File: flow/config.mk
export PLATFORM = sky130hd
export DESIGN_NAME = mac_16bit
export DESIGN_NICKNAME = mac_16bit
export VERILOG_FILES = /design/flow/design.v
export SDC_FILE = /design/flow/constraint.sdc
export NUM_CORES = 4
export LEC_CHECK = 0
export CAP_MARGIN = 5
export CORE_MARGIN = 2
export CORE_UTILIZATION = 72
export CTS_CLUSTER_DIAMETER = 82
export CTS_CLUSTER_SIZE = 15
export HOLD_SLACK_MARGIN = -0.1
export SETUP_SLACK_MARGIN = -0.32
export SLEW_MARGIN = 40
File: flow/constraint.sdc
create_clock -name core_clock -period 3.28 [get_ports {clk}]
set_input_delay 0.6560 -clock core_clock [delete_from_list [all_inputs] [get_ports {clk}]]
set_output_delay 0.6560 -clock core_clock [all_outputs]
set_load 0.01 [all_outputs]
File: flow/design.v
module fullAdder(sum,cout,a,b,cin);
output sum,cout;
input a,b,cin;
wire m,n,o;
xor(m,a,b);
and(n,a,b);
xor(sum,m,cin);
and(o,m,cin);
or(cout,o,n);
endmodule 
module mux2to1(out, sel, in1 ,in2);
output out;
input sel,in1,in2;
wire a,b,c;
not(a,sel);
nand(b,in1,a);
nand(c,sel,in2);
nand(out,b,c);
endmodule
module carryLookAheadAdder4bit(sum, cout, a, b, c0);
output [3:0] sum;
output cout;
input [3:0] a,b;
input c0;
wire p0,p1,p2,p3,p0not,p1not,p2not,p3not;
wire g0,g1,g2,g3,g0not,g1not,g2not,g3not;
wire c1,c2,c3,c0not;
not(c0not,c0);
nand(g0not,a[0],b[0]);
not(g0,g0not);
xnor(p0not,a[0],b[0]);
not(p0,p0not);
nand(g1not,a[1],b[1]);
not(g1,g1not);
xnor(p1not,a[1],b[1]);
not(p1,p1not);
nand(g2not,a[2],b[2]);
not(g2,g2not);
xnor(p2not,a[2],b[2]);
not(p2,p2not);
nand(g3not,a[3],b[3]);
not(g3,g3not);
xnor(p3not,a[3],b[3]);
not(p3,p3not);
cy1 carry1(.c1(c1),.p0(p0),.c0(c0),.g0not(g0not));
cy2 carry2(.c2(c2),.p0(p0),.p1(p1),.c0not(c0not),.g0(g0),.g1not(g1not));
cy3 carry3(.c3(c3),.p1(p1),.p2(p2),.p0not(p0not),.c0(c0),.g0not(g0not),.g1(g1),.g2not(g2not));
cy4 carry4(.c4(cout),.p2(p2),.p3(p3),.p1(p1),.p0(p0),.c0not(c0not),.g0(g0),.g1(g1),.g2(g2),.g3(g3));
xor(sum[0],p0,c0);
xor(sum[1],p1,c1);
xor(sum[2],p2,c2);
xor(sum[3],p3,c3);
endmodule 
module cy1(c1,p0,c0,g0not);
output c1;
input p0,c0,g0not;
wire a;
nand(a,p0,c0);
nand(c1,a,g0not);
endmodule
module cy2(c2,p0,p1,c0not,g0,g1not);
output c2;
input p0,p1,c0not,g0,g1not;
wire a,b,c,d;
nand(a,p0,p1);
nor(c,a,c0not);
nand(b,p1,g0);
nand(d,b,g1not);
or(c2,c,d);
endmodule
module cy3(c3,p1,p2,p0not,c0,g0not,g1,g2not);
output c3;
input p1,p2,p0not,c0,g0not,g1,g2not;
wire a,b,c,e,f,g,h;
nand(a,p1,p2);
or(g,a,g0not);
nand(b,p2,g1);
nor(c,a,p0not);
nand(e,b,g2not);
nand(f,c,c0);
nand(h,f,g);
or(c3,h,e);
endmodule 
module cy4(c4,p2,p3,p1,p0,c0not,g0,g1,g2,g3);
output c4;
input p2,p3,p1,p0,c0not,g0,g1,g2,g3;
wire a,b,c,d,e,f,g,h,i,j,k,l,m;
and(a,p3,g2);
and(b,p3,p2);
nand(c,p3,p2);
nand(d,p1,g0);
nand(e,p3,p2);
nand(f,p1,p0);
nor(g,g3,a);
nand(h,b,g1);
or(i,c,d);
or(j,e,f);
and(k,h,i);
or(l,j,c0not);
and(m,k,l);
nand(c4,g,m);
endmodule 
module carrySlelectAdder4bit (sum, cout, a, b, cin);
output [3:0] sum;
output cout;
input [3:0] a,b;
input cin;
wire [3:0] sum_0, sum_1;
wire cout_0, cout_1;
carryLookAheadAdder4bit cla0(sum_0[3:0], cout_0, a, b, 1'b0);
carryLookAheadAdder4bit cla1(sum_1[3:0], cout_1, a, b, 1'b1);
mux2to1 m0(sum[0], cin, sum_0[0], sum_1[0]);
mux2to1 m1(sum[1], cin, sum_0[1], sum_1[1]);
mux2to1 m2(sum[2], cin, sum_0[2], sum_1[2]);
mux2to1 m3(sum[3], cin, sum_0[3], sum_1[3]);
mux2to1 m4(cout, cin, cout_0, cout_1);
endmodule
module carrySelectAdder28bit(sum, in1, in2);
output [27:0] sum;
input wire [26:0] in1; 
input wire [27:0] in2;
wire [27:0] in1_padded;
assign in1_padded[26:0] = in1;
assign in1_padded[27] = in1[26];
wire c0,c1,c2,c3,c4,c5,c6,cout;
carrySlelectAdder4bit cla0(sum[3:0], c0, in1_padded[3:0], in2[3:0], 1'b0);
carrySlelectAdder4bit cla1(sum[7:4], c1, in1_padded[7:4], in2[7:4], c0);
carrySlelectAdder4bit cla2(sum[11:8], c2, in1_padded[11:8], in2[11:8], c1);
carrySlelectAdder4bit cla3(sum[15:12], c3, in1_padded[15:12], in2[15:12], c2);
carrySlelectAdder4bit cla4(sum[19:16], c4, in1_padded[19:16], in2[19:16], c3);
carrySlelectAdder4bit cla5(sum[23:20], c5, in1_padded[23:20], in2[23:20], c4);
carrySlelectAdder4bit cla6(sum[27:24], c6, in1_padded[27:24], in2[27:24], c5);
endmodule
module carrySelectAdder32bit(sum, in1, in2);
output [31:0] sum;
input [31:0] in1, in2;
wire c0,c1,c2,c3,c4,c5,c6,cout;
carrySlelectAdder4bit cla0(sum[3:0], c0, in1[3:0], in2[3:0], 1'b0);
carrySlelectAdder4bit cla1(sum[7:4], c1, in1[7:4], in2[7:4], c0);
carrySlelectAdder4bit cla2(sum[11:8], c2, in1[11:8], in2[11:8], c1);
carrySlelectAdder4bit cla3(sum[15:12], c3, in1[15:12], in2[15:12], c2);
carrySlelectAdder4bit cla4(sum[19:16], c4, in1[19:16], in2[19:16], c3);
carrySlelectAdder4bit cla5(sum[23:20], c5, in1[23:20], in2[23:20], c4);
carrySlelectAdder4bit cla6(sum[27:24], c6, in1[27:24], in2[27:24], c5);
carrySlelectAdder4bit cla7(sum[31:28], cout, in1[31:28], in2[31:28], c6);
endmodule
module carrySelectAdder40bit(sum, in1, in2);
output [39:0] sum;
input [39:0] in1, in2;
wire c0,c1,c2,c3,c4,c5,c6,c7,c8,cout;
carrySlelectAdder4bit cla0(sum[3:0], c0, in1[3:0], in2[3:0], 1'b0);
carrySlelectAdder4bit cla1(sum[7:4], c1, in1[7:4], in2[7:4], c0);
carrySlelectAdder4bit cla2(sum[11:8], c2, in1[11:8], in2[11:8], c1);
carrySlelectAdder4bit cla3(sum[15:12], c3, in1[15:12], in2[15:12], c2);
carrySlelectAdder4bit cla4(sum[19:16], c4, in1[19:16], in2[19:16], c3);
carrySlelectAdder4bit cla5(sum[23:20], c5, in1[23:20], in2[23:20], c4);
carrySlelectAdder4bit cla6(sum[27:24], c6, in1[27:24], in2[27:24], c5);
carrySlelectAdder4bit cla7(sum[31:28], c7, in1[31:28], in2[31:28], c6);
carrySlelectAdder4bit cla8(sum[35:32], c8, in1[35:32], in2[35:32], c7);
carrySlelectAdder4bit cla9(sum[39:36], cout, in1[39:36], in2[39:36], c8);
endmodule
module carrySaveAdder32bit(sum,carry,in1,in2,in3);
output [31:0] sum, carry;
input [31:0] in1, in2, in3;
wire garbage;
assign carry[0] = 1'b0;
fullAdder f0(.sum(sum[0]),.cout(carry[1]),.a(in1[0]),.b(in2[0]),.cin(in3[0]));
fullAdder f1(.sum(sum[1]),.cout(carry[2]),.a(in1[1]),.b(in2[1]),.cin(in3[1]));
fullAdder f2(.sum(sum[2]),.cout(carry[3]),.a(in1[2]),.b(in2[2]),.cin(in3[2]));
fullAdder f3(.sum(sum[3]),.cout(carry[4]),.a(in1[3]),.b(in2[3]),.cin(in3[3]));
fullAdder f4(.sum(sum[4]),.cout(carry[5]),.a(in1[4]),.b(in2[4]),.cin(in3[4]));
fullAdder f5(.sum(sum[5]),.cout(carry[6]),.a(in1[5]),.b(in2[5]),.cin(in3[5]));
fullAdder f6(.sum(sum[6]),.cout(carry[7]),.a(in1[6]),.b(in2[6]),.cin(in3[6]));
fullAdder f7(.sum(sum[7]),.cout(carry[8]),.a(in1[7]),.b(in2[7]),.cin(in3[7]));
fullAdder f8(.sum(sum[8]),.cout(carry[9]),.a(in1[8]),.b(in2[8]),.cin(in3[8]));
fullAdder f9(.sum(sum[9]),.cout(carry[10]),.a(in1[9]),.b(in2[9]),.cin(in3[9]));
fullAdder f10(.sum(sum[10]),.cout(carry[11]),.a(in1[10]),.b(in2[10]),.cin(in3[10]));
fullAdder f11(.sum(sum[11]),.cout(carry[12]),.a(in1[11]),.b(in2[11]),.cin(in3[11]));
fullAdder f12(.sum(sum[12]),.cout(carry[13]),.a(in1[12]),.b(in2[12]),.cin(in3[12]));
fullAdder f13(.sum(sum[13]),.cout(carry[14]),.a(in1[13]),.b(in2[13]),.cin(in3[13]));
fullAdder f14(.sum(sum[14]),.cout(carry[15]),.a(in1[14]),.b(in2[14]),.cin(in3[14]));
fullAdder f15(.sum(sum[15]),.cout(carry[16]),.a(in1[15]),.b(in2[15]),.cin(in3[15]));
fullAdder f16(.sum(sum[16]),.cout(carry[17]),.a(in1[16]),.b(in2[16]),.cin(in3[16]));
fullAdder f17(.sum(sum[17]),.cout(carry[18]),.a(in1[17]),.b(in2[17]),.cin(in3[17]));
fullAdder f18(.sum(sum[18]),.cout(carry[19]),.a(in1[18]),.b(in2[18]),.cin(in3[18]));
fullAdder f19(.sum(sum[19]),.cout(carry[20]),.a(in1[19]),.b(in2[19]),.cin(in3[19]));
fullAdder f20(.sum(sum[20]),.cout(carry[21]),.a(in1[20]),.b(in2[20]),.cin(in3[20]));
fullAdder f21(.sum(sum[21]),.cout(carry[22]),.a(in1[21]),.b(in2[21]),.cin(in3[21]));
fullAdder f22(.sum(sum[22]),.cout(carry[23]),.a(in1[22]),.b(in2[22]),.cin(in3[22]));
fullAdder f23(.sum(sum[23]),.cout(carry[24]),.a(in1[23]),.b(in2[23]),.cin(in3[23]));
fullAdder f24(.sum(sum[24]),.cout(carry[25]),.a(in1[24]),.b(in2[24]),.cin(in3[24]));
fullAdder f25(.sum(sum[25]),.cout(carry[26]),.a(in1[25]),.b(in2[25]),.cin(in3[25]));
fullAdder f26(.sum(sum[26]),.cout(carry[27]),.a(in1[26]),.b(in2[26]),.cin(in3[26]));
fullAdder f27(.sum(sum[27]),.cout(carry[28]),.a(in1[27]),.b(in2[27]),.cin(in3[27]));
fullAdder f28(.sum(sum[28]),.cout(carry[29]),.a(in1[28]),.b(in2[28]),.cin(in3[28]));
fullAdder f29(.sum(sum[29]),.cout(carry[30]),.a(in1[29]),.b(in2[29]),.cin(in3[29]));
fullAdder f30(.sum(sum[30]),.cout(carry[31]),.a(in1[30]),.b(in2[30]),.cin(in3[30]));
fullAdder f31(.sum(sum[31]),.cout(garbage),.a(in1[31]),.b(in2[31]),.cin(in3[31]));
endmodule 
module boothEncoderDecoder(PPIJ, BIP1, BI, BIM1, AJ, AJM1);
output PPIJ;
input BIP1, BI, BIM1, AJ, AJM1;
wire a,b,c,d,e,f,g,h,i;
xor(a,BI,BIM1);
xor(b,BIP1,BI);
xor(c,BIP1,AJM1);
xor(d,BI,BIM1);
xor(e,BIP1,AJ);
nand(f,b,c);
nand(g,d,e);
nor(h,a,f);
not(i,h);
nand(PPIJ,i,g);
endmodule  
module partialProductGenerator(PP, neg, MD, MRIP1, MRI, MRIM1);
output [17:0] PP;
output neg;
input [15:0] MD;
input MRIP1, MRI, MRIM1;
boothEncoderDecoder PP0(PP[0], MRIP1, MRI, MRIM1, MD[0], 1'b0);
boothEncoderDecoder PP1(PP[1], MRIP1, MRI, MRIM1, MD[1], MD[0]);
boothEncoderDecoder PP2(PP[2], MRIP1, MRI, MRIM1, MD[2], MD[1]);
boothEncoderDecoder PP3(PP[3], MRIP1, MRI, MRIM1, MD[3], MD[2]);
boothEncoderDecoder PP4(PP[4], MRIP1, MRI, MRIM1, MD[4], MD[3]);
boothEncoderDecoder PP5(PP[5], MRIP1, MRI, MRIM1, MD[5], MD[4]);
boothEncoderDecoder PP6(PP[6], MRIP1, MRI, MRIM1, MD[6], MD[5]);
boothEncoderDecoder PP7(PP[7], MRIP1, MRI, MRIM1, MD[7], MD[6]);
boothEncoderDecoder PP8(PP[8], MRIP1, MRI, MRIM1, MD[8], MD[7]);
boothEncoderDecoder PP9(PP[9], MRIP1, MRI, MRIM1, MD[9], MD[8]);
boothEncoderDecoder PP10(PP[10], MRIP1, MRI, MRIM1, MD[10], MD[9]);
boothEncoderDecoder PP11(PP[11], MRIP1, MRI, MRIM1, MD[11], MD[10]);
boothEncoderDecoder PP12(PP[12], MRIP1, MRI, MRIM1, MD[12], MD[11]);
boothEncoderDecoder PP13(PP[13], MRIP1, MRI, MRIM1, MD[13], MD[12]);
boothEncoderDecoder PP14(PP[14], MRIP1, MRI, MRIM1, MD[14], MD[13]);
boothEncoderDecoder PP15(PP[15], MRIP1, MRI, MRIM1, MD[15], MD[14]);
boothEncoderDecoder PP16(PP[16], MRIP1, MRI, MRIM1, MD[15], MD[15]);
boothEncoderDecoder PP17(PP[17], MRIP1, MRI, MRIM1, MD[15], MD[15]);
getNegBit n0(neg,MD[15],PP[17],MRIP1, MRI, MRIM1);
endmodule
module getNegBit(neg,MD_MSB, PP_MSB,MRIP1, MRI, MRIM1);
output neg;
input MRIP1, MRI, MRIM1, MD_MSB, PP_MSB;
wire all_1, all_0, a,b,c,d,e,f;
nand(a,MRIP1,MRI);
not(b,MRIM1);
nor(all_1,a,b);
nor(c,MRIP1,MRI);
not(d,MRIM1);
and(all_0,c,d);
nor(e,all_0,all_1);
xor(f,PP_MSB,MD_MSB);
and(neg,e,f);
endmodule
module generatePartialProducts(PP0,PP1,PP2,PP3,PP4,PP5,PP6,PP7,PP8,neg,MD,MR);
output [17:0] PP0,PP1,PP2,PP3,PP4,PP5,PP6,PP7,PP8;
output [7:0] neg;
input [15:0] MD, MR;
wire not_used;
partialProductGenerator P0(PP0, neg[0], MD, MR[1], MR[0], 1'b0);
partialProductGenerator P1(PP1, neg[1], MD, MR[3], MR[2], MR[1]);
partialProductGenerator P2(PP2, neg[2], MD, MR[5], MR[4], MR[3]);
partialProductGenerator P3(PP3, neg[3], MD, MR[7], MR[6], MR[5]);
partialProductGenerator P4(PP4, neg[4], MD, MR[9], MR[8], MR[7]);
partialProductGenerator P5(PP5, neg[5], MD, MR[11], MR[10], MR[9]);
partialProductGenerator P6(PP6, neg[6], MD, MR[13], MR[12], MR[11]);
partialProductGenerator P7(PP7, neg[7], MD, MR[15], MR[14], MR[13]);
partialProductGenerator P8(PP8, not_used, MD, MR[15] ,MR[15], MR[15]);
endmodule
module mac_16bit(out_rounded,md,mr,clk,rst);
output reg [26:0] out_rounded;
input [15:0] md,mr;               
input clk,rst;
reg [15:0] MD,MR;
reg [39:0] acc;
wire [39:0] mult_out;
wire [17:0] PP0,PP1,PP2,PP3,PP4,PP5,PP6,PP7,PP8;
reg [31:0] PP0_reg,PP1_reg,PP2_reg,PP3_reg,PP4_reg,PP5_reg,PP6_reg,PP7_reg,PP8_reg;
wire [31:0] PP0_FULL,PP1_FULL,PP2_FULL,PP3_FULL,PP4_FULL,PP5_FULL,PP6_FULL,PP7_FULL,PP8_FULL;
wire [7:0] neg;
wire [31:0] sum0,carry0,sum1,carry1,sum2,carry2,sum3,carry3,sum4,carry4,sum5,carry5,sum6,carry6;
wire [39:0] new_acc;
reg [2:0] setup_count;
reg setup_completed;
reg [8:0] count;
generatePartialProducts PP(.PP0(PP0),.PP1(PP1),.PP2(PP2),.PP3(PP3),.PP4(PP4),.PP5(PP5),.PP6(PP6),.PP7(PP7),.PP8(PP8),.neg(neg),.MD(MD),.MR(MR));
genvar i;
assign PP0_FULL[16:0] = PP0;
for(i=31; i>16; i=i-1) begin
  assign PP0_FULL[i] = PP0_FULL[16];
end
assign PP1_FULL[18:2] = PP1;
for(i=31; i>18; i=i-1) begin
  assign PP1_FULL[i] = PP1_FULL[18];
end
assign PP1_FULL[1] = 1'b0;
assign PP1_FULL[0] = neg[0];
assign PP2_FULL[20:4] = PP2;
for(i=31; i>20; i=i-1) begin
  assign PP2_FULL[i] = PP2_FULL[20];
end
assign PP2_FULL[3] = 1'b0;
assign PP2_FULL[2] = neg[1];
for(i=0; i<2; i=i+1) begin
  assign PP2_FULL[i] = 1'b0;
end
assign PP3_FULL[22:6] = PP3;
for(i=31; i>22; i=i-1) begin
  assign PP3_FULL[i] = PP3_FULL[22];
end
assign PP3_FULL[5] = 1'b0;
assign PP3_FULL[4] = neg[2];
for(i=0; i<4; i=i+1) begin
  assign PP3_FULL[i] = 1'b0;
end
assign PP4_FULL[24:8] = PP4;
for(i=31; i>24; i=i-1) begin
  assign PP4_FULL[i] = PP4_FULL[24];
end
assign PP4_FULL[7] = 1'b0;
assign PP4_FULL[6] = neg[3];
for(i=0; i<6; i=i+1) begin
  assign PP4_FULL[i] = 1'b0;
end
assign PP5_FULL[26:10] = PP5;
for(i=31; i>26; i=i-1) begin
  assign PP5_FULL[i] = PP5_FULL[26];
end
assign PP5_FULL[9] = 1'b0;
assign PP5_FULL[8] = neg[4];
for(i=0; i<8; i=i+1) begin
  assign PP5_FULL[i] = 1'b0;
end
assign PP6_FULL[28:12] = PP6;
for(i=31; i>28; i=i-1) begin
  assign PP6_FULL[i] = PP6_FULL[28];
end
assign PP6_FULL[11] = 1'b0;
assign PP6_FULL[10] = neg[5];
for(i=0; i<10; i=i+1) begin
  assign PP6_FULL[i] = 1'b0;
end
assign PP7_FULL[30:14] = PP7;
assign PP7_FULL[31] = PP7_FULL[30];
assign PP7_FULL[13] = 1'b0;
assign PP7_FULL[12] = neg[6];
for(i=0; i<12; i=i+1) begin
  assign PP7_FULL[i] = 1'b0;
end
assign PP8_FULL[31:16] = PP8[15:0];
assign PP8_FULL[15] = 1'b0;
assign PP8_FULL[14] = neg[7];
for(i=0; i<14; i=i+1) begin
  assign PP8_FULL[i] = 1'b0;
end
carrySaveAdder32bit csa0(.sum(sum0),.carry(carry0),.in1(PP0_reg),.in2(PP1_reg),.in3(PP2_reg));
carrySaveAdder32bit csa1(.sum(sum1),.carry(carry1),.in1(PP3_reg),.in2(PP4_reg),.in3(PP5_reg));
carrySaveAdder32bit csa2(.sum(sum2),.carry(carry2),.in1(PP6_reg),.in2(PP7_reg),.in3(PP8_reg));
carrySaveAdder32bit csa3(.sum(sum3),.carry(carry3),.in1(sum0),.in2(carry0),.in3(sum1));
carrySaveAdder32bit csa4(.sum(sum4),.carry(carry4),.in1(carry1),.in2(sum2),.in3(carry2));
carrySaveAdder32bit csa5(.sum(sum5),.carry(carry5),.in1(sum3),.in2(carry3),.in3(sum4));
carrySaveAdder32bit csa6(.sum(sum6),.carry(carry6),.in1(sum5),.in2(carry5),.in3(carry4));
carrySelectAdder32bit cla0(.sum(mult_out[31:0]), .in1(sum6), .in2(carry6));
for(i=32; i<40; i=i+1) begin
  assign mult_out[i] = mult_out[31];
end
carrySelectAdder40bit cla1(.sum(new_acc), .in1(mult_out), .in2(acc));
wire a,b,c,d,e,f,g,h,j,k,l,m,OR;
wire up_down_select;
nor(a,acc[1],acc[0]);
nor(b,acc[3],acc[2]);
nor(c,acc[5],acc[4]);
nor(d,acc[7],acc[6]);
nor(e,acc[9],acc[8]);
nor(f,acc[11],acc[10]);
and(g,a,b);
and(h,c,d);
and(m,e,f);
and(j,h,m);
nand(OR,g,j);
nand(k,acc[12],acc[13]);
nand(l,acc[12],OR);
nand(up_down_select,k,l);
wire [27:0] out_up;
wire [26:0] out_rounded_wire;
carrySelectAdder28bit add0(out_up, acc[39:13], 28'b0000000000000000000000000001);
mux2to1 m0(out_rounded_wire[0], up_down_select, acc[13], out_up[0]);
mux2to1 m1(out_rounded_wire[1], up_down_select, acc[14], out_up[1]);
mux2to1 m2(out_rounded_wire[2], up_down_select, acc[15], out_up[2]);
mux2to1 m3(out_rounded_wire[3], up_down_select, acc[16], out_up[3]);
mux2to1 m4(out_rounded_wire[4], up_down_select, acc[17], out_up[4]);
mux2to1 m5(out_rounded_wire[5], up_down_select, acc[18], out_up[5]);
mux2to1 m6(out_rounded_wire[6], up_down_select, acc[19], out_up[6]);
mux2to1 m7(out_rounded_wire[7], up_down_select, acc[20], out_up[7]);
mux2to1 m8(out_rounded_wire[8], up_down_select, acc[21], out_up[8]);
mux2to1 m9(out_rounded_wire[9], up_down_select, acc[22], out_up[9]);
mux2to1 m10(out_rounded_wire[10], up_down_select, acc[23], out_up[10]);
mux2to1 m11(out_rounded_wire[11], up_down_select, acc[24], out_up[11]);
mux2to1 m12(out_rounded_wire[12], up_down_select, acc[25], out_up[12]);
mux2to1 m13(out_rounded_wire[13], up_down_select, acc[26], out_up[13]);
mux2to1 m14(out_rounded_wire[14], up_down_select, acc[27], out_up[14]);
mux2to1 m15(out_rounded_wire[15], up_down_select, acc[28], out_up[15]);
mux2to1 m16(out_rounded_wire[16], up_down_select, acc[29], out_up[16]);
mux2to1 m17(out_rounded_wire[17], up_down_select, acc[30], out_up[17]);
mux2to1 m18(out_rounded_wire[18], up_down_select, acc[31], out_up[18]);
mux2to1 m19(out_rounded_wire[19], up_down_select, acc[32], out_up[19]);
mux2to1 m20(out_rounded_wire[20], up_down_select, acc[33], out_up[20]);
mux2to1 m21(out_rounded_wire[21], up_down_select, acc[34], out_up[21]);
mux2to1 m22(out_rounded_wire[22], up_down_select, acc[35], out_up[22]);
mux2to1 m23(out_rounded_wire[23], up_down_select, acc[36], out_up[23]);
mux2to1 m24(out_rounded_wire[24], up_down_select, acc[37], out_up[24]);
mux2to1 m25(out_rounded_wire[25], up_down_select, acc[38], out_up[25]);
mux2to1 m26(out_rounded_wire[26], up_down_select, acc[39], out_up[26]);
always @ (posedge clk)
begin
if(setup_count == 3 && !setup_completed && rst)
begin
setup_completed <= 1;
MD <= md;
MR <= mr;
PP0_reg <= PP0_FULL;
PP1_reg <= PP1_FULL;
PP2_reg <= PP2_FULL;
PP3_reg <= PP3_FULL;
PP4_reg <= PP4_FULL;
PP5_reg <= PP5_FULL;
PP6_reg <= PP6_FULL;
PP7_reg <= PP7_FULL;
PP8_reg <= PP8_FULL;
acc <= new_acc;
out_rounded <= out_rounded_wire;
count <= 1;
end
else if(!setup_completed && rst)
begin
MD <= md;
MR <= mr;
PP0_reg <= PP0_FULL;
PP1_reg <= PP1_FULL;
PP2_reg <= PP2_FULL;
PP3_reg <= PP3_FULL;
PP4_reg <= PP4_FULL;
PP5_reg <= PP5_FULL;
PP6_reg <= PP6_FULL;
PP7_reg <= PP7_FULL;
PP8_reg <= PP8_FULL;
acc <= new_acc;
out_rounded <= out_rounded_wire;
setup_count <= setup_count + 1;
end
if(count != 0 && rst)
begin
MD <= md;
MR <= mr;
PP0_reg <= PP0_FULL;
PP1_reg <= PP1_FULL;
PP2_reg <= PP2_FULL;
PP3_reg <= PP3_FULL;
PP4_reg <= PP4_FULL;
PP5_reg <= PP5_FULL;
PP6_reg <= PP6_FULL;
PP7_reg <= PP7_FULL;
PP8_reg <= PP8_FULL;
acc <= new_acc;
count <= count + 1;
out_rounded <= out_rounded_wire;
end
if(!rst)
begin
acc <= 0;
MD <= 0;
MR <= 0;
out_rounded <= 0;
setup_count <= 0;
setup_completed <= 0;
count <= 0;
PP0_reg <= 0;
PP1_reg <= 0;
PP2_reg <= 0;
PP3_reg <= 0;
PP4_reg <= 0;
PP5_reg <= 0;
PP6_reg <= 0;
PP7_reg <= 0;
PP8_reg <= 0;
end
if(count == 256)
begin
acc <= 0;
out_rounded <= 0;
setup_count <= 1;
setup_completed <= 0;
count <= 0;
PP0_reg <= 0;
PP1_reg <= 0;
PP2_reg <= 0;
PP3_reg <= 0;
PP4_reg <= 0;
PP5_reg <= 0;
PP6_reg <= 0;
PP7_reg <= 0;
PP8_reg <= 0;
end
end
endmodule
File: flow/run.sh
#!/bin/bash
# the make line also repeats each setting of config.mk as NAME=value (left out here)
make -C /OpenROAD-flow-scripts/flow DESIGN_CONFIG=/design/flow/config.mk WORK_HOME=/design/flow/orfs CLKGATE_MAP_FILE= finish
==> results of run 1 <==
[metal layers]
metal	up-vias	global-route usage [%]	wire (um)
met1	9502	51.0	24200
li1	8746	-	-
met2	1469	67.1	31000
met5	-	0	115
met3	365	6.87	7110
met4	7	17.3	3760
[per-stage QoR]
| stage | util, % | instance area (sq um) |
|---|---|---|
| 6_report | 87.4 | 24300 |
| 3_3_place_gp | 82.5 | 22900 |
| 5_1_grt | 87.4 | 24300 |
| 3_5_place_dp | 82.5 | 22900 |
| 4_1_cts | 85.9 | 23900 |
| 2_1_floorplan | - | 20800 |
[cell type report]
| class | instances | area [sq um] | share of cell area [%] |
|---|---|---|---|
| multi-input cells | 1715 | 14400 | 59.3 |
| inverters | 264 | 991 | 4.08 |
| well taps | 378 | 473 | 1.95 |
| flip-flops and latches | 256 | 5150 | 21.2 |
| repair buffers | 319 | 2730 | 11.2 |
| clock inverters | 2 | 21.3 | 0.0876 |
| diodes | 1 | 2.50 | 0.0103 |
| clock buffers | 21 | 526 | 2.16 |
[what timing repair did]
item                                    4_1_cts  5_1_grt
gates resized                                66       56
pin swaps                                    59       56
cloned                                        0        0
buffers inserted                             21       26
endpoints found under the setup margin       34       34
==> notes.md, run 1 <==
The implementation run finished. The flow ran to the end, but the layout failed its checks. The violated checks flagged are setup timing. Placement row count landed at 61. For this block, the initial DRC count from the detailed router was 3142. The final timing report counts setup violations totalling 36. Across all layers, the routed design uses 20.1k vias.

For this run, the leading register cell type out of synthesis is sky130_fd_sc_hd__dfxtp_1. Worst-margin pin slew landed at 952 ps. Post-synthesis area per instance landed at 8.33 sq um. The final report lists a non-filler cell total of 2956. Per the timing report, the most critical flop-to-flop path finishes at acc[39]. Number of OpenROAD warnings landed at 78. The filler cells instantiated in the layout total 1451. The critical path starts at PP3_reg[14]. Estimated wirelength of the detail-placed design landed at 40.7 mm.

The report puts the hold buffer count at CTS at 0. Post-detailed-route DRC marker count landed at 0. The number of antenna violations at the first check in global routing was 2.

Largest net degree at the start of global routing landed at 72. Yosys reports a chip area of 0.0204 sq mm. Including well taps, the total number of placed cells is 2899. Depth of the worst hold-timing path landed at 2. Largest stage delay on the critical path landed at 610 ps. Timing would allow up to 141 MHz. Number of flops mapped to enable cells by yosys landed at 0.

Setup TNS landed at -91650 ps. Per the slew report, the remaining headroom to the max-slew limit stands at 36.4%. The detail route stage leaves a number of antenna-violating nets equal to 0.

In this design, the largest share of critical-path delay is due to adder cells. After synthesis the cells add up to 0.0204 sq mm.

The most critical setup path has its endpoint at acc[39]. The data arrival time reported for the critical path is 7530 ps. STA lists the maximum fanout along the critical path as 4. The worst setup path is of the flip-flop to flip-flop kind. The path with the worst hold slack has its endpoint at PP4_reg[15]. CTS H-tree depth landed at 1. The number of buffers and inverters on the critical path is 4. Final count of pins violating max slew landed at 0. At the worst endpoint, the required time is 3730 ps. Worst slack at placement landed at -3540 ps.

Detailed-route vias per instance landed at 6.80. After layout, the worst setup slack is -3810 ps. The synthesis run identifies the leading combinational cell family as adder cells. The number of global-route vias before repair is 18.6k. Area fraction in full adders, half adders and majority gates landed at 23.7%. Number of detailed-route iterations in the first pass landed at 7.

The routed design has 66.2 mm of wire. CTS saw 256 sinks. The root buffer cell chosen for the clock tree is sky130_fd_sc_hd__clkbuf_16. Starting density of the core landed at 73.3%. TritonRoute output was used to compute an average wire per cell of 22.4 um. Cell count in the Yosys report landed at 2446. The worst register-to-register path depth is 27. The finished design was reported to have a net count of 2916. Yosys attributes the largest share of cell area to sky130_fd_sc_hd__dfxtp_1 25%, sky130_fd_sc_hd__fa_1 13%, sky130_fd_sc_hd__ha_1 11%. Clock period minus worst slack landed at 7090 ps. The worst register-to-register path begins at PP3_reg[14].

Final cycle utilization of the critical path landed at 216%. Total global-route track usage landed at 40.0%. Per the synthesis report, the single largest cell type by area occupies 25.2% of cell area. Register-to-register setup slack landed at -3810 ps.

Setup repair after global routing could not meet its margin everywhere. Share of the synthesized netlist area taken by xor and xnor gates landed at 5.15%.

Of the total synthesized cell area, the portion taken by AND, OR, NAND and NOR gates is 13.7%. The placement report lists the number of port buffers as 60. For this run the aggregate overflow at the end of global routing stands at 0.

Number of placed I/O pins landed at 61. Note that the worst hold path type here is flip-flop to flip-flop. Weighted congestion at the end of routability-driven global placement landed at 0.883. Clock skew on the completed layout was measured at 36.4 ps. Clock-pin transition on the worst setup and hold timing paths landed at 70 ps. Looking at hold timing, the worst path starts from PP4_reg[15]. The report counts max-capacitance violations totalling 0. By instance count, the leading cell after synthesis is sky130_fd_sc_hd__nand2_1. For reference, the final report shows the hold violation count at 0. Per STA, the library cell used most along the worst path is sky130_fd_sc_hd__fa_1. From synthesis to final layout, the design area changed by 19.3%. Warning count from the yosys run landed at 1. Flip-flop and latch count after synthesis landed at 256. Multiplexer share of the synthesized area landed at 1.39%. For reference, compound AND-OR and OR-AND cells occupy 22.1% of the area reported after synthesis.

Clock latency on the worst-skew pair landed at 540 ps. The first global-routing pass estimated 95.0 mm of wire. Worst-case clock buffer depth landed at 3. Number of gates on the worst path with buffers counted landed at 27. Number of distinct library cell variants in the gate-level netlist after synthesis landed at 69. The die is 172 um tall.

The horizontal die dimension reported for this design is 172 um. Per the post-synthesis report, the number of cells in the design is 2446. Sequential cell area fraction in the yosys report landed at 25.2%.

Final hold slack landed at 457 ps. Floorplan die area landed at 0.0297 sq mm. Of all cell types, the one taking the most synthesized area is sky130_fd_sc_hd__dfxtp_1.

Area of the core region landed at 0.0278 sq mm. STA classifies the critical path endpoint as a flip-flop. The number of nets in the synthesized netlist is 2785. STA classifies the critical path startpoint as a flip-flop.

Counting flops with an async set or reset pin after synthesis yields a share of 0%. TritonCTS built the clock tree. The timing report shows that the slowest cell on the worst path is sky130_fd_sc_hd__fa_1. For reference, the top cells by count after synthesis are 291 x sky130_fd_sc_hd__nand2_1, 263 x sky130_fd_sc_hd__inv_1, 256 x sky130_fd_sc_hd__dfxtp_1. Clock tree synthesis inserted a total of 21 buffers.
==> inputs of run 2 (changes only) <==
ABC_AREA = 0   (was unset)
CAP_MARGIN = 20   (was 5)
CORE_UTILIZATION = 32   (was 72)
CTS_CLUSTER_DIAMETER = unset   (was 82)
CTS_CLUSTER_SIZE = 57   (was 15)
HOLD_SLACK_MARGIN = unset   (was -0.1)
SETUP_SLACK_MARGIN = unset   (was -0.32)
SLEW_MARGIN = 30   (was 40)
clock period = 6.9 ns   (was 3.28 ns; I/O delays follow)
==> notes.md, run 2 <==
The implementation run finished. Per STA, the endpoint of the critical path is acc[37]. Routed signal wires occupy layers up through met4. Setup repair after global routing could not meet its margin everywhere.

Sequential elements use 25.2% of the synthesized area. Register-to-register setup slack landed at 230 ps. STA shows the worst min-delay path finishing at PP3_reg[11]. Synthesis area per yosys landed at 0.0204 sq mm. STA reports the tightest min-delay check as being of type flip-flop to flip-flop. Final count of pins violating max slew landed at 0. After synthesis, the cell types taking the most area are sky130_fd_sc_hd__dfxtp_1 25%, sky130_fd_sc_hd__fa_1 13%, sky130_fd_sc_hd__ha_1 11%.

The tree is rooted in a sky130_fd_sc_hd__clkbuf_16. CTS reports a maximum clock tree buffer depth of 3. The number of antenna violations at the first check in global routing is 0. Per the OpenROAD floorplan log, the area of the die is 0.0657 sq mm. STA lists the endpoint of the worst register-to-register path as acc[37]. Entering global routing, the biggest net connects 75 pins. Number of global-route vias before repair landed at 17.0k. The synthesized netlist devotes 23.7% of its cell area to adder and majority cells. Area share of and-or/or-and cells after synthesis landed at 22.1%. The longest incremental delay of any stage on the critical path is reported as 560 ps. In the synthesized netlist the dominant register cell turns out to be sky130_fd_sc_hd__dfxtp_1.

The synthesis run identifies the leading combinational cell family as adder cells. The report lists the number of standard-cell rows as 92. Cell count in the Yosys report landed at 2446. Summed over all layers, the routed wires come to 56.6 mm.

Per the layout area report, the combinational gate area comes to 0.0137 sq mm. Post-detailed-route DRC marker count landed at 0. The share of the core area taken by cells at floorplan is 32.3%.

Clock tree skew after final layout landed at 26.8 ps. The report gives the cell count of the worst hold path as 2. Share of the synthesized netlist area taken by xor and xnor gates landed at 5.15%. The H-tree generated during clock tree synthesis spans 2 levels. Warning count from the yosys run landed at 1. Maximum frequency from static timing analysis landed at 150 MHz. The critical path in this run is classified as flip-flop to flip-flop.

The synthesized design spends more area on one cell type than any other, namely sky130_fd_sc_hd__dfxtp_1. The area fraction of the largest cell type after synthesis is 25.2%. TritonCTS created 34 clock buffers.

Die span in y landed at 256 um. Looking at the max-slew report, the worst-margin pin has a slew of 990 ps.

Cell area after placement landed at 0.0218 sq mm. The worst path needs 6670 ps of the cycle, external delays included. In the synthesized netlist the async set-or-reset flop fraction comes to 0%. According to the report, the first pass of detailed routing completed in 5 iterations.

By instance count, the leading cell after synthesis is sky130_fd_sc_hd__nand2_1. The finished cells cover 0.0234 sq mm. Global-route wire length before repair landed at 91.5 mm. Weighted congestion at the end of routability-driven global placement landed at 0.851. The number of clock sinks came to 256. The most numerous cell type found on the critical path is sky130_fd_sc_hd__fa_1. Post-synthesis area per instance landed at 8.33 sq um. The number of nets handed over by synthesis was 2785. Endpoint arrival time on the critical path landed at 7120 ps. For reference, the final report shows the hold violation count at 0. Along the critical path, the tally of buffer and inverter instances is 4. Per the GRT congestion report, total overflow comes to 0. In this run, synthesis inferred 0 flip-flops with an integrated enable. Diode insertion count for antenna repair landed at 0.

The buffer_ports step reported a buffer count of 60. After filler insertion, the fill cell instance count of the layout stands at 6362. Count of max-cap constraint violations landed at 0. In this design, the largest share of critical-path delay is due to adder cells. According to the finish report, the design has a final net count of 2755. Area of the core region landed at 0.0630 sq mm. Per the post-route antenna check, the number of violating nets is 0. The OpenROAD report gives the critical path a required time of 7360 ps. The flow ran to the end and the layout has no timing, DRC or antenna violations. In the per-layer summary, the met1 wirelength comes to 25.9 mm. Simple-gate share of the synthesized area landed at 13.7%. Total via count after detailed routing landed at 17.4k.

Summing all flip-flop and latch instances after layout gives 0.00513 sq mm. Number of standard cells after synthesis landed at 2446. Pin placement for this block handled 61 I/O pins. OpenROAD reports that the post-layout worst path occupies 96.6% of the period.

According to the timing report, the critical path is launched from PP1_reg[13]. Wire length on met2 landed at 26.1 mm. The startpoint identified for the worst register-to-register timing path is PP1_reg[13]. For the worst-skew pair, the clock arrives at the later sink with an insertion delay of 570 ps.

Along the worst path, the maximum fanout reaches 3. The detailed router reports a met3 wire length of 3.15 mm. Average wire per standard cell landed at 17.2 um. Multiplexer share of the synthesized area landed at 1.39%. Per the synthesis report, the number of distinct cell types is 69.

Clock-pin transition on the worst setup and hold timing paths landed at 60 ps. In this run the most critical hold path is launched from PP3_reg[11]. The floorplan step set the die width to 256 um. Estimated wirelength of the detail-placed design landed at 40.2 mm. Post-synthesis cell area landed at 0.0204 sq mm.

Setup TNS landed at 0 ps. STA classifies the critical path startpoint as a flip-flop.

Across all stage logs, warnings added up to 74. Number of DRC markers after the initial detailed-route iteration landed at 1418. The slowest stage of the critical path belongs to the cell sky130_fd_sc_hd__fa_1. In the final report, the number of endpoints failing setup comes to 0. Global routing consumed, over all layers together, 16.8% of the routing resources.

STA shows the worst reg2reg path with a cell count of 29. The commonest cells after synthesis are 291 x sky130_fd_sc_hd__nand2_1, 263 x sky130_fd_sc_hd__inv_1, 256 x sky130_fd_sc_hd__dfxtp_1. Detailed-route vias per instance landed at 5.29. After synthesis the netlist holds a flip-flop and latch count of 256. The worst setup path is captured at a flip-flop.

Number of gates on the worst path with buffers counted landed at 29. The flow measured a signed area growth from synthesis to layout of 14.8%. Relative slew slack landed at 33.9%. TritonCTS built the clock tree.
## run 2: final cells by class
type,count,share of cell area [%]
Clock buffer,45,4.07
Tap cell,846,4.53
Inverter,264,4.24
Clock inverter,17,1.18
Multi-Input combinational cell,1715,58.7
Timing Repair Buffer,145,5.33
Sequential cell,256,22.0
## run 2: metrics by stage
stage / setup slack (ps) / util [%] / cells / hold WS [ps]
after global routing: -95.9 / 37.1 / 3288 / 464
after CTS: 8.45 / 36.7 / 3280 / 453
after floorplan: 208 / - / 2446 / 432
after global placement: -203 / 34.6 / 3216 / 441
final: 235 / 37.1 / 3288 / 448
after detailed placement: -249 / 34.6 / 3216 / 444
## run 2: routing by layer
| metal | global-route usage [%] | up-vias |
|---|---|---|
| met2 | 27.1 | 477 |
| met3 | 2.75 | 84 |
| li1 | - | 8439 |
| met5 | 0 | - |
| met1 | 23.0 | 8408 |
| met4 | 5.36 | 0 |
## run 2: timing repair
action / CTS / global route
pin swaps: 9 / 51
buffers inserted: 2 / 8
setup endpoints to repair: 5 / 12
hold buffers: 0 / 0
resized: 11 / 48
==> inputs of run 3 (changes only) <==
ABC_AREA = 1   (was 0)
CELL_PAD_IN_SITES_GLOBAL_PLACEMENT = 1   (was unset)
CORE_ASPECT_RATIO = 1.05   (was unset)
CORE_UTILIZATION = 40   (was 32)
CTS_CLUSTER_SIZE = 26   (was 57)
GPL_ROUTABILITY_DRIVEN = 0   (was unset)
GPL_TIMING_DRIVEN = 0   (was unset)
MAX_ROUTING_LAYER = met5   (was unset)
SETUP_SLACK_MARGIN = 0.91   (was unset)
SLEW_MARGIN = 20   (was 30)
TNS_END_PERCENT = 75   (was unset)
clock period = 9.72 ns   (was 6.9 ns; I/O delays follow)
==> notes.md, run 3 <==
The implementation run finished. The run finished with no timing, DRC or antenna violations. Length in cells of the worst reg-to-reg path landed at 26. Per the run summary, max-cap violations total 0. For flop-to-flop paths, the worst setup slack is 2630 ps. Final standard cell utilization of the core landed at 45.8%. After synthesis, the chip area reported by Yosys is 0.0199 sq mm.

Counting I/O delays and the setup requirement, the final critical path takes 7090 ps. STA lists the startpoint of the worst register-to-register path as PP0_reg[30]. Per the detail_route report, DRC violations left total 0. The worst hold path was traced through 2 stages.

Final-layout fill cell count landed at 5021. Number of buffers inserted by post-CTS setup repair landed at 0.

Setup repair after global routing left no endpoint under its margin. Number of flops mapped to enable cells by yosys landed at 0. STA classifies the critical path endpoint as a flip-flop. Entering global routing, the biggest net connects 13 pins. In this run the cell area of the synthesized design comes to 0.0199 sq mm.

Per the post-synthesis stats, the area per cell is 7.98 sq um. Worst-margin pin slew landed at 1100 ps. The number of cells reported by Yosys stat comes to 2499.

The script logs the mean routed wire length per placed instance as 21.1 um. The floorplan step records an initial core utilization of 40.6%. Broken down by cell family, the worst path's largest delay share belongs to adder cells. The final critical path takes up 72.9% of the cycle. The longest incremental delay of any stage on the critical path is reported as 850 ps. Multiplexer share of the synthesized area landed at 0.169%. The worst setup path is launched from a flip-flop. Warning count from the yosys run landed at 1. Number of DRC markers after the initial detailed-route iteration landed at 1164.

Counting flops and latches in the post-synthesis netlist gives 256. Number of global-route vias before repair landed at 16.5k. Antenna violation net count after detailed routing landed at 0. In the post-synthesis netlist, the cell with the most instances is sky130_fd_sc_hd__inv_1.

By startpoint and endpoint, the worst setup path is classified as flip-flop to flip-flop. STA lists the startpoint of the worst hold path as setup_count[1]. Total grt overflow landed at 0. Floorplan die area landed at 0.0517 sq mm.

Post-cts sizing count landed at 0. Clock tree synthesis selected as its root buffer the cell sky130_fd_sc_hd__clkbuf_16. Counting every sink on the clock net gives 256. CTS buffer count landed at 34. Per the CTS log, the buffer count on the longest clock path is 3. Fraction of synthesis flops using an asynchronous set or reset pin landed at 0%. The endpoint identified for the worst register-to-register timing path is acc[39].

Area of the core region landed at 0.0491 sq mm. As reported, the later end of the worst-skew pair has a clock insertion delay of 560 ps. Overall die width landed at 222 um. Data required time of the critical path landed at 10160 ps. Clock-pin transition on the worst setup and hold timing paths landed at 60 ps. After synthesis, the netlist uses 53 different library cells. Post-synth the commonest register cell is sky130_fd_sc_hd__dfxtp_1. In this run the vertical extent of the chip is 233 um. Per the final report, max-transition violations number 0. Estimated wirelength of the detail-placed design landed at 54.7 mm. Share of the synthesized netlist area taken by xor and xnor gates landed at 9.61%. Global-route wire length before repair landed at 103 mm. Number of OpenROAD warnings landed at 74. Number of nets in the finished design landed at 2935. According to the timing report, the critical path is captured at acc[39]. After synthesis, flip-flops and latches occupy 25.7% of the total area. The commonest cells after synthesis are 398 x sky130_fd_sc_hd__inv_1, 309 x sky130_fd_sc_hd__nor2_1, 256 x sky130_fd_sc_hd__dfxtp_1. Per the placement log, port buffering inserted 60 buffers. After synthesis, the largest family of logic cells by area is adder cells. Buffer and inverter count on the worst path landed at 6. Endpoint arrival time on the critical path landed at 7530 ps. Area fraction in full adders, half adders and majority gates landed at 24.2%. TritonCTS built the clock tree. Diode insertion count for antenna repair landed at 0. Relative slew slack landed at 26.8%. The critical path maximum fanout is 8. Hold analysis lists the worst path endpoint as setup_count[1].

Per the detailed-route log, wirelength across all metal layers totals 68.6 mm. The most critical min-delay path falls under flip-flop to flip-flop. Number of placed I/O pins landed at 61.

Placement row count landed at 83. Simple-gate share of the synthesized area landed at 13.6%. Among the stages of the critical path, the cell type that occurs most often is sky130_fd_sc_hd__inv_1.

Buffers inserted to repair hold after CTS numbered 0. After detailed routing, the number of vias per cell comes to 5.15. The slowest stage of the critical path belongs to the cell sky130_fd_sc_hd__fa_1. Setup-violating endpoint count in the final report landed at 0. For the final routed database, the setup TNS stands at 0 ps.

The critical path starts at PP0_reg[30]. Clock skew on the completed layout was measured at 27.5 ps. Before antenna repair, the detailed router went through 5 iterations.

Total via count after detailed routing landed at 16.8k. Synthesis produced 2499 cells.

Sorting the Yosys area breakdown by cell type puts at the top sky130_fd_sc_hd__dfxtp_1. For reference, the top cells by area after synthesis are sky130_fd_sc_hd__dfxtp_1 26%, sky130_fd_sc_hd__fa_1 13%, sky130_fd_sc_hd__ha_1 11%. Area share of and-or/or-and cells after synthesis landed at 16.4%. The highest clock rate this design can be run at is 141 MHz. CTS H-tree depth landed at 2. Total global-route track usage landed at 26.8%. Number of hold violations in the final report landed at 0. Number of gates on the worst path with buffers counted landed at 26.

Post-synthesis net count landed at 2838. Top cell type's share of synthesized area landed at 25.7%. Number of antenna violations at the first check in global routing landed at 1. Synthesis-to-finish area growth landed at 12.8%.
-- run 3: area by class of cell --
class / count / area, sq um / share of cell area, %
Clock inverter: 12 / 168 / 0.745
Multi-Input combinational cell: 1714 / 12800 / 56.7
Inverter: 403 / 1510 / 6.72
Buffer: 126 / 548 / 2.44
Timing Repair Buffer: 61 / 616 / 2.74
Tap cell: 637 / 797 / 3.54
Clock buffer: 48 / 975 / 4.33
Sequential cell: 256 / 5120 / 22.8
-- run 3: per-layer routing --
layer / routed length (um) / part of all wire (%) / global-route usage, % / vias up
met3: 3240 / 4.7 / 2.85 / 92
li1: - / - / - / 8262
met5: 0 / 0 / 0 / -
met1: 31600 / 46 / 35.9 / 8011
met4: 1800 / 2.6 / 7.79 / 0
met2: 32000 / 47 / 45.9 / 418
-- run 3: stage by stage --
step	hold WS [ps]	instance area, sq um	setup slack [ps]	std cells
5_1_grt	499	22500	2000	3257
4_1_cts	470	22500	2540	3257
6_report	466	22500	2630	3257
3_5_place_dp	461	21400	2580	3197
3_3_place_gp	450	21300	2600	3196
2_1_floorplan	439	19900	3690	2499
==> inputs of run 4 (changes only) <==
ABC_AREA = unset   (was 1)
CELL_PAD_IN_SITES_GLOBAL_PLACEMENT = unset   (was 1)
CORE_ASPECT_RATIO = unset   (was 1.05)
CORE_UTILIZATION = 72   (was 40)
CTS_CLUSTER_SIZE = 33   (was 26)
GPL_TIMING_DRIVEN = unset   (was 0)
MAX_ROUTING_LAYER = unset   (was met5)
PLACE_DENSITY_LB_ADDON = 0.0   (was unset)
SETUP_SLACK_MARGIN = unset   (was 0.91)
TNS_END_PERCENT = unset   (was 75)
clock period = 6.24 ns   (was 9.72 ns; I/O delays follow)
==> notes.md, run 4 <==
The implementation run finished. Per the hold report, the tightest min-delay path originates at PP5_reg[17]. Global-route wire length before repair landed at 87.5 mm.

Per STA, the endpoint of the critical path is acc[37]. For reference, simple AND, OR, NAND and NOR cells occupy 13.7% of the area reported after synthesis. Average wire per standard cell landed at 19.4 um. Port buffering added 60 buffers. Post-synthesis net count landed at 2785. After synthesis, the chip area reported by Yosys is 0.0204 sq mm.

Diode insertion count for antenna repair landed at 0. TritonCTS built the clock tree. Worst-case clock buffer depth landed at 3. The chip occupies 0.0297 sq mm.

Final count of pins violating max slew landed at 0. Top cell type's share of synthesized area landed at 25.2%. Clock tree skew after final layout landed at 19.2 ps. Register-to-register setup slack landed at -550 ps. On the critical path, the stage with the largest delay is an instance of sky130_fd_sc_hd__fa_1. Summing all flip-flop and latch instances after layout gives 0.00515 sq mm.

Length in cells of the worst reg-to-reg path landed at 28. Cell count in the Yosys report landed at 2446. Per the post-synthesis report, the number of cells in the design is 2446. The script reports the combined buffer and inverter count of the critical path as 3.

Setup TNS landed at -4580 ps. CTS H-tree depth landed at 1. Total global-route track usage landed at 36.3%.

Multiplexer share of the synthesized area landed at 1.39%. Detailed-route wire length landed at 55.4 mm. Die span in y landed at 172 um. Fraction of synthesis flops using an asynchronous set or reset pin landed at 0%.

In this run the critical register-to-register path is launched from PP0_reg[13]. Counting I/O delays and the setup requirement, the final critical path takes 6790 ps.

Summed over all instances, the cell type with the most area after synthesis is sky130_fd_sc_hd__dfxtp_1. After detailed routing, the number of vias per cell comes to 6.47. Once layout is complete, the cells apart from fillers number 2861. Including well taps, the total number of placed cells is 2790. In this design, the largest share of critical-path delay is due to adder cells. The tree is rooted in a sky130_fd_sc_hd__clkbuf_16.

Total via count after detailed routing landed at 18.5k. Worst-margin pin slew landed at 996 ps. In this run, the synthesized area fraction spent on AND-OR/OR-AND gates is recorded as 22.1%. The gate-level netlist out of Yosys references 69 unique cell types. Hold analysis lists the worst path endpoint as PP5_reg[17]. Number of placed I/O pins landed at 61. Measured against its own limit, the worst slew margin works out to 33.6%.

In this run the worst setup path begins at PP0_reg[13]. OpenROAD reports that the post-layout worst path occupies 109% of the period. The tool flagged a number of max-cap violations equal to 0. Endpoint arrival time on the critical path landed at 7240 ps.

In this build the clock could be raised as far as 147 MHz. Looking at the setup timing report, the critical path kind is flip-flop to flip-flop. The reasons given for failing layout checks are setup timing.

Largest net degree at the start of global routing landed at 92. Per the OpenROAD floorplan log, the area of the core is 0.0278 sq mm. The longest incremental delay of any stage on the critical path is reported as 560 ps.

Number of OpenROAD warnings landed at 75. After synthesis, the largest family of logic cells by area is adder cells. Total grt overflow landed at 0. Warning count from the yosys run landed at 1.

According to the timing report, the data required time at the worst endpoint equals 6690 ps. The worst setup path is launched from a flip-flop. Post-synthesis area per instance landed at 8.33 sq um. For this run the top cell type by instance count after synthesis was sky130_fd_sc_hd__nand2_1.

The final hold violation count recorded for this run is 0. The number of antenna violations at the first check in global routing is 0. The report gives the cell count of the worst hold path as 2. The timing report lists the critical path depth as 28 cells. Detailed placement finished with a half-perimeter wire length of 37.2 mm.

Before any placement, the netlist area is recorded as 0.0204 sq mm. Worst slack at placement landed at -525 ps.

As reported, the later end of the worst-skew pair has a clock insertion delay of 570 ps. The commonest cells after synthesis are 291 x sky130_fd_sc_hd__nand2_1, 263 x sky130_fd_sc_hd__inv_1, 256 x sky130_fd_sc_hd__dfxtp_1. The capture point of the worst register-to-register path is recorded as acc[37]. STA classifies the critical path endpoint as a flip-flop. Counting the fill cells in the layout gives 1739.

The post-synth register bit count is 256. The tightest min-delay check is of the flip-flop to flip-flop type.

The pre-antenna-repair detailed-routing pass consisted of 6 iterations. Area fraction in full adders, half adders and majority gates landed at 23.7%. In the synthesized netlist the dominant register cell turns out to be sky130_fd_sc_hd__dfxtp_1.

Sequential cell area fraction in the yosys report landed at 25.2%. Once iteration 0 of detailed routing completed, the report listed 2424 DRC markers. The registers of the reported paths see a clock transition of 60 ps.

The net count of the finished layout is 2799. Setup repair after global routing could not meet its margin everywhere. Peak fanout along the critical path landed at 4. Post-detailed-route DRC marker count landed at 0. Clock tree synthesis inserted a total of 29 buffers. Least setup slack across all paths after layout landed at -550 ps.

The tree built by TritonCTS fans out to 256 sinks. Overall die width landed at 172 um. Combined area of the multi-input logic cells landed at 0.0139 sq mm. The count of nets left with antenna violations once routing finished came out at 0. Counting flops with a built-in enable in the synthesized netlist gives 0. Placement row count landed at 61.

After synthesis, the cell types taking the most area are sky130_fd_sc_hd__dfxtp_1 25%, sky130_fd_sc_hd__fa_1 13%, sky130_fd_sc_hd__ha_1 11%. The number of global-route vias before repair came to 17.4k. Setup violations remaining at the end of the flow were counted as 13. Compared with the post-synthesis result, the final layout area differs by 14.0%. Final hold slack landed at 452 ps.

The run finished, with violations left. Starting density of the core landed at 73.3%.

The timing report shows the most common cell along the critical path to be sky130_fd_sc_hd__fa_1. Per the synthesis report, the XOR/XNOR share of the synthesized area is 5.15%.
-- run 4: metrics by stage --
step / area (sq um) / utilization [%]
after detailed placement: 21800 / 78.3
after CTS: 22900 / 82.5
after global routing: 23200 / 83.6
final: 23200 / 83.6
after floorplan: 20600 / -
after global placement: 21800 / 78.3
-- run 4: what timing repair did --
item | 4_1_cts | 5_1_grt
gates resized | 25 | 47
buffers inserted | 8 | 12
hold buffers | 0 | 0
pin swaps | 35 | 39
setup endpoints to repair | 11 | 21
-- run 4: metal layers --
metal	global-route usage (%)	up-vias	part of all wire [%]
li1	-	8539	-
met1	49.1	8841	41
met2	58.9	948	47
met3	5.75	180	8.6
met4	13.8	0	3.9
met5	0	-	0
-- run 4: final cells by class --
class	count	share of cell area, %
Sequential cell	256	22.2
Timing Repair Buffer	194	7.13
Clock buffer	42	3.77
Clock inverter	12	0.690
Inverter	264	4.27
Multi-Input combinational cell	1715	59.9
Tap cell	378	2.04
==> inputs of run 5 (changes only) <==
ABC_AREA = 0   (was unset)
CELL_PAD_IN_SITES_DETAIL_PLACEMENT = 2   (was unset)
CORE_ASPECT_RATIO = 1.19   (was unset)
CORE_UTILIZATION = 32   (was 72)
CTS_CLUSTER_SIZE = 57   (was 33)
GPL_TIMING_DRIVEN = 0   (was unset)
MIN_ROUTING_LAYER = met2   (was unset)
PLACE_DENSITY_LB_ADDON = unset   (was 0.0)
SLEW_MARGIN = 25   (was 20)
clock period = 4.01 ns   (was 6.24 ns; I/O delays follow)
==> notes.md, run 5 <==
Implementation results. Sequential cell area fraction in the yosys report landed at 25.2%. Cell count after placement landed at 3321. Die span in y landed at 279 um. In this run, CTS created clock tree buffers numbering 31.

The synthesis report lists the most area-consuming cells as sky130_fd_sc_hd__dfxtp_1 25%, sky130_fd_sc_hd__fa_1 13%, sky130_fd_sc_hd__ha_1 11%. The synthesized netlist devotes 23.7% of its cell area to adder and majority cells. Counting flops with a built-in enable in the synthesized netlist gives 0. The number of nets handed over by synthesis was 2785. Warning count from the yosys run landed at 1. The share of synthesized area in the top cell type comes to 25.2%. Worst slack at placement landed at -3900 ps. The cell sitting at the root of the clock tree is a sky130_fd_sc_hd__clkbuf_16. Placement row count landed at 100.

The stage where the run came to a stop is global routing. Post-synthesis area per instance landed at 8.33 sq um. Worst-case clock buffer depth landed at 3. Share of the synthesized netlist area taken by xor and xnor gates landed at 5.15%. Cell area after placement landed at 0.0224 sq mm. Overall die width landed at 235 um.

For reference, simple AND, OR, NAND and NOR cells occupy 13.7% of the area reported after synthesis. In the synthesized netlist the dominant register cell turns out to be sky130_fd_sc_hd__dfxtp_1. In this run the full chip footprint comes out at 0.0657 sq mm. Cell count in the Yosys report landed at 2446. Number of placed I/O pins landed at 61. The placement report lists the number of port buffers as 59. The number of different library cells used by synthesis comes to 69.

Area of the core region landed at 0.0628 sq mm. CTS H-tree depth landed at 1. The most common cell in the synthesized netlist is sky130_fd_sc_hd__nand2_1. Counting flops with an async set or reset pin after synthesis yields a share of 0%. Summing the areas of all compound-gate instances in the mapped netlist gives 22.1% of the synthesized area.

Detailed placement finished with a half-perimeter wire length of 81.4 mm. The tool reported: "[ERROR GRT-0116] Global routing finished with congestion. Check the congestion regions in the DRC Viewer". The flow did not finish.

Starting density of the core landed at 32.4%. Global routing finished with a remaining overflow of 327. The global routing report lists combined usage of all routing layers as 75.9%. Clock sink total landed at 256. Yosys reported a register bit count of 256.

The synthesis run shows the most used standard cells to be 291 x sky130_fd_sc_hd__nand2_1, 263 x sky130_fd_sc_hd__inv_1, 256 x sky130_fd_sc_hd__dfxtp_1. Synthesis produced a netlist whose cell count is 2446. Hold repair after CTS inserted 0 buffers. Looking at area per cell type in the netlist, the leader is sky130_fd_sc_hd__dfxtp_1. Summing every instance area after synthesis gives 0.0204 sq mm. Multiplexer share of the synthesized area landed at 1.39%. Grouping non-sequential cells by family puts the most area in adder cells. For this run, the chip area from Yosys synthesis comes to 0.0204 sq mm.
[run 5: timing repair]
| item | 4_1_cts |
|---|---|
| pin swaps | 91 |
| endpoints found under the setup margin | 53 |
| resized | 190 |
| buffers inserted | 48 |
[run 5: routing by layer]
layer  global-route usage [%]  overflow
met5                     61.0        29
met4                     62.6        92
met3                     79.2       146
met2                     81.0        60
met1                        -         -
[run 5: per-stage QoR]
stage | hold WS, ps | util [%]
2_1_floorplan | 432 | -
3_3_place_gp | 443 | 35.6
3_5_place_dp | 457 | 35.6
4_1_cts | 465 | 39.3
==> inputs of run 6 (changes only) <==
ABC_AREA = 1   (was 0)
CELL_PAD_IN_SITES_DETAIL_PLACEMENT = unset   (was 2)
CORE_ASPECT_RATIO = unset   (was 1.19)
CORE_UTILIZATION = 62   (was 32)
CTS_CLUSTER_SIZE = unset   (was 57)
GPL_ROUTABILITY_DRIVEN = unset   (was 0)
GPL_TIMING_DRIVEN = unset   (was 0)
MIN_ROUTING_LAYER = unset   (was met2)
SLEW_MARGIN = 20   (was 25)
clock period = 5.69 ns   (was 4.01 ns; I/O delays follow)
==> notes.md, run 6 <==
The implementation run finished. The flow ran to the end, but the layout failed its checks. The report lists the violated layout checks as setup timing. Total grt overflow landed at 0. Using the TritonRoute via totals, the vias-per-cell ratio works out to 5.56. STA classifies the critical path startpoint as a flip-flop. Length in cells of the worst reg-to-reg path landed at 29. The finished design was reported to have a net count of 2939. Peak fanout along the critical path landed at 5.

Hold analysis shows the worst path with a depth of 2. The main area contributors are sky130_fd_sc_hd__dfxtp_1 26%, sky130_fd_sc_hd__fa_1 13%, sky130_fd_sc_hd__ha_1 11%. Placement row count landed at 65. CTS H-tree depth landed at 1. Number of DRC markers after the initial detailed-route iteration landed at 1167. Number of flops mapped to enable cells by yosys landed at 0. In the synthesis report, Yosys lists the chip area as 0.0199 sq mm. Warning count from the yosys run landed at 1. The timing report notes that buffer and inverter cells on the critical path total 6. Dividing the synthesized area by the synthesized cell count gives 7.98 sq um. For reference, the top logic cell family by area is adder cells. Area fraction in full adders, half adders and majority gates landed at 24.2%. The registers of the reported paths see a clock transition of 60 ps. Counting the buffers created by CTS gives 30. Post-synthesis net count landed at 2838.

Per the post-synthesis report, the number of cells in the design is 2499. In the final layout, the fill cell count is 2447. Cell count after placement landed at 2959. Per the OpenROAD floorplan log, the area of the core is 0.0316 sq mm. Detailed-route wire length landed at 51.1 mm. Number of hold violations in the final report landed at 0. Ranked by instance count, the synthesized netlist is headed by 398 x sky130_fd_sc_hd__inv_1, 309 x sky130_fd_sc_hd__nor2_1, 256 x sky130_fd_sc_hd__dfxtp_1. According to the timing report, the data required time at the worst endpoint equals 6140 ps. Share of the synthesized netlist area taken by xor and xnor gates landed at 9.61%. Per the CTS log, the buffer count on the longest clock path is 3. The last timing report of the flow puts the setup violation total at 1. Simple-gate share of the synthesized area landed at 13.6%. Worst slack at placement landed at -306 ps. Estimated wirelength of the detail-placed design landed at 36.3 mm. Setup repair after global routing could not meet its margin everywhere. The routed design shows a wire length per standard cell of 16.9 um. By instance count, the leading cell after synthesis is sky130_fd_sc_hd__inv_1. Looking at the max-slew report, the worst-margin pin has a slew of 1120 ps. The first global-routing pass estimated 82.5 mm of wire. Starting density of the core landed at 63.0%. STA classifies the critical path endpoint as a flip-flop.

For this run, the leading register cell type out of synthesis is sky130_fd_sc_hd__dfxtp_1. Flip-flop and latch count after synthesis landed at 256. After Yosys synthesis, AND-OR and OR-AND compound gates account for 16.4% of the synthesized area.

Number of distinct library cell variants in the gate-level netlist after synthesis landed at 53. According to the I/O placement log, the pin count is 61. The number of antenna violations at the first check in global routing is 0. TritonCTS built the clock tree.

The worst register-to-register path begins at PP1_reg[17]. Diode insertion count for antenna repair landed at 0. For this block, the via count after detailed routing is 16.8k. The launch point of the worst min-delay path is recorded as setup_count[1].

Once routing completed, OpenROAD measured the worst setup slack at -2.65 ps. For the finished layout, the period the worst path requires is 5690 ps. Of all flip-flops after synthesis, the portion carrying an async set or reset was 0%. The launch point of the critical path was reported as PP1_reg[17]. The number of global-route vias before repair came to 16.5k.

In this design, the largest share of critical-path delay is due to adder cells. The cell type that accounts for the most area after synthesis is sky130_fd_sc_hd__dfxtp_1. Of the synthesized area, sequential elements account for 25.7%.

Largest stage delay on the critical path landed at 570 ps. Post-detailed-route DRC marker count landed at 0. The congestion estimate from routability-driven global placement came to 0.885. For this design, the slowest cell found on the critical path is sky130_fd_sc_hd__fa_1.

For reference, the most critical setup path is categorized as flip-flop to flip-flop. The flow measured a signed area growth from synthesis to layout of 19.2%. Relative slew slack landed at 25.4%. Clock latency on the worst-skew pair landed at 580 ps. The portion of synthesized area spent on multiplexers is 0.169%. Maximum frequency from static timing analysis landed at 176 MHz. Number of OpenROAD warnings landed at 80. Clock tree synthesis selected as its root buffer the cell sky130_fd_sc_hd__clkbuf_16. The critical path ends at acc[35]. Final cycle utilization of the critical path landed at 100%. Antenna violation net count after detailed routing landed at 0. For flop-to-flop paths, the worst setup slack is -3 ps. After clock tree synthesis, the flow added hold-fix buffers numbering 0. Max-cap violations in this run came to 0.

Leaving out filler cells and counting taps, the final layout contains 3026. Clock sink total landed at 256. The worst register-to-register path ends at acc[35]. In this run the vertical extent of the chip is 183 um. Input and output buffers added on the ports amount to 60. Total global-route track usage landed at 30.4%. Endpoint arrival time on the critical path landed at 6150 ps. Yosys stat counts 2499 cells in the synthesized netlist. Across the routed clock network, the largest skew measured is 15.6 ps. For this run, the detailed router's first-pass iteration total came to 6. Top cell type's share of synthesized area landed at 25.7%. Post-synthesis cell area landed at 0.0199 sq mm. According to the hold report, the worst path is of the flip-flop to flip-flop type.

Hold analysis lists the worst path endpoint as setup_count[1]. Floorplan die area landed at 0.0336 sq mm. Measured along the x axis, the die boundary spans 183 um.

Per the OpenROAD timing report, the critical path contains 29 cells. Entering global routing, the biggest net connects 143 pins. Final count of pins violating max slew landed at 0.
run 6: layer usage:
layer  global-route usage [%]  wire (um)  vias up
met4                     8.70       1460        0
met5                        0          0        -
li1                         -          -     8281
met1                     42.4      22900     7950
met2                     49.9      23500      508
met3                     3.63       3230      100
run 6: final cells by class:
class | count | area (sq um) | share of cell area [%]
clock buffer | 41 | 862 | 3.63
multi-input combinational | 1714 | 13900 | 58.3
timing repair buffer | 195 | 1680 | 7.08
sequential | 256 | 5150 | 21.6
inverter | 403 | 1530 | 6.41
tap | 402 | 503 | 2.12
clock inverter | 15 | 203 | 0.852
run 6: per-stage QoR:
step | TNS, ps | hold slack, ps | util, % | instance area (sq um)
after global routing | -2320 | 495 | 75.2 | 23800
after global placement | -919 | 451 | 68.1 | 21500
final | -2.65 | 467 | 75.2 | 23800
after floorplan | 0 | 439 | - | 20000
after detailed placement | -3570 | 459 | 68.1 | 21500
after CTS | 0 | 468 | 72.9 | 23100
run 6: timing repair:
| action | in CTS | in global routing |
|---|---|---|
| setup buffers | 3 | 8 |
| pin swaps | 61 | 87 |
| endpoints found under the setup margin | 18 | 21 |
| gates resized | 89 | 142 |
